==> v14: inputs <==
Design Remoto, start of the top module:
module Remoto(clk,rst,entrada,comando,su,sd,suB,sdB,saida_1,saida1_1,saida2_1,soma_result_1,sinal_A,sinal_B);
clock: 6.02 ns
lec_check: 0
cap_margin: 20
core_margin: 2
core_utilization: 64
cts_cluster_size: 54
hold_slack_margin: 0.29
setup_slack_margin: -0.5
slew_margin: 20
run.sh (not shown) runs the stock make flow with config.mk's settings and CLKGATE_MAP_FILE=.
==> inputs of v5, as changes to v14 <==
--- a/flow/config.mk
+++ b/flow/config.mk
@@ -7,8 +7,9 @@
 export LEC_CHECK = 0
 export CAP_MARGIN = 20
 export CORE_MARGIN = 2
-export CORE_UTILIZATION = 64
-export CTS_CLUSTER_SIZE = 54
-export HOLD_SLACK_MARGIN = 0.29
-export SETUP_SLACK_MARGIN = -0.5
+export CORE_UTILIZATION = 72
+export CTS_CLUSTER_SIZE = 70
+export MAX_ROUTING_LAYER = met4
+export PLACE_DENSITY_LB_ADDON = 0.0
+export SETUP_SLACK_MARGIN = 1.86
 export SLEW_MARGIN = 20
==> flow/constraint.sdc (replaced) <==
create_clock -name core_clock -period 6.47 [get_ports {clk}]
set_input_delay 1.2940 -clock core_clock [delete_from_list [all_inputs] [get_ports {clk}]]
set_output_delay 1.2940 -clock core_clock [all_outputs]
set_load 0.01 [all_outputs]
==> inputs of v38, as changes to v14 <==
--- a/flow/config.mk
+++ b/flow/config.mk
@@ -7,8 +7,7 @@
 export LEC_CHECK = 0
 export CAP_MARGIN = 20
 export CORE_MARGIN = 2
-export CORE_UTILIZATION = 64
-export CTS_CLUSTER_SIZE = 54
-export HOLD_SLACK_MARGIN = 0.29
-export SETUP_SLACK_MARGIN = -0.5
+export CORE_UTILIZATION = 70
+export CTS_CLUSTER_DIAMETER = 216
+export CTS_CLUSTER_SIZE = 34
 export SLEW_MARGIN = 20
==> inputs of v2, as changes to v14 <==
==> flow/config.mk (replaced) <==
export PLATFORM = sky130hd
export DESIGN_NAME = Remoto
export DESIGN_NICKNAME = Remoto
export VERILOG_FILES = /design/flow/design.v
export SDC_FILE = /design/flow/constraint.sdc
export NUM_CORES = 4
export LEC_CHECK = 0
export ABC_AREA = 1
export CAP_MARGIN = 20
export CELL_PAD_IN_SITES_DETAIL_PLACEMENT = 2
export CORE_MARGIN = 2
export CORE_UTILIZATION = 40
export SLEW_MARGIN = 20
==> flow/constraint.sdc (replaced) <==
create_clock -name core_clock -period 14.0 [get_ports {clk}]
set_input_delay 2.8000 -clock core_clock [delete_from_list [all_inputs] [get_ports {clk}]]
set_output_delay 2.8000 -clock core_clock [all_outputs]
set_load 0.01 [all_outputs]
==> comparison <==
Against v14, the count of clock-buffer cells in the layout of v2 is lower by 1. v38 completed, yet does not pass: negative setup slack. v14 finished but fails on negative setup slack. v5 failed in 5_1_grt (GRT-0232). v2 ran to the end with no violations. Against v38, the first-iteration DRC count of v14 is lower by about 70%. Between v38 and v14, the lower critical path depth is in v38 (gap 1). Of v2 and v14, v2 has the higher synthesized cell count (gap 21%, measured against v14). Die area: v5 < v38 < v14 < v2. Utilization: v2 < v14 < v38.
==> figures <==
Outcome: v5 did not finish; v38 complete, but fails checks; v2 no timing/DRC/antenna violations; v14 complete, but fails checks
Stage where the flow stopped: v5 5_1_grt; v38 -; v2 -; v14 -
Layout check failures: v5 -; v38 negative setup slack; v2 -; v14 negative setup slack
Cell area reported after detailed placement: v5 15430 um2; v38 15710 um2; v2 14920 um2; v14 15690 um2
Area share of fa/ha/maj cells after synthesis: v5 12.91%; v38 12.91%; v2 11.89%; v14 12.91%
Worst path bufs/invs: v5 -; v38 9; v2 9; v14 6
Number of nets at floorplan: v5 1916; v38 1916; v2 2299; v14 1916
Worst supply voltage drop on vdd: v5 -; v38 281.3 uV; v2 63.14 uV; v14 186.3 uV
Number of warnings in the stage logs: v5 -; v38 90; v2 86; v14 89
Layout fillers: v5 -; v38 606; v2 4140; v14 1501
Top cell category: v5 -; v38 logic gates; v2 logic gates; v14 logic gates
Avg Vias per Cell: v5 -; v38 7.565; v2 6.424; v14 6.178
Met1 WL: v5 -; v38 18820 um; v2 29270 um; v14 15830 um
Number of setup buffers added after CTS: v5 79; v38 35; v2 0; v14 7
Internal power consumption: v5 -; v38 1679 uW; v2 686.0 uW; v14 1607 uW
Clock slew at reported path FFs: v5 -; v38 0.08 ns; v2 0.08 ns; v14 0.06 ns
Power is estimated from default activity; no workload was simulated.
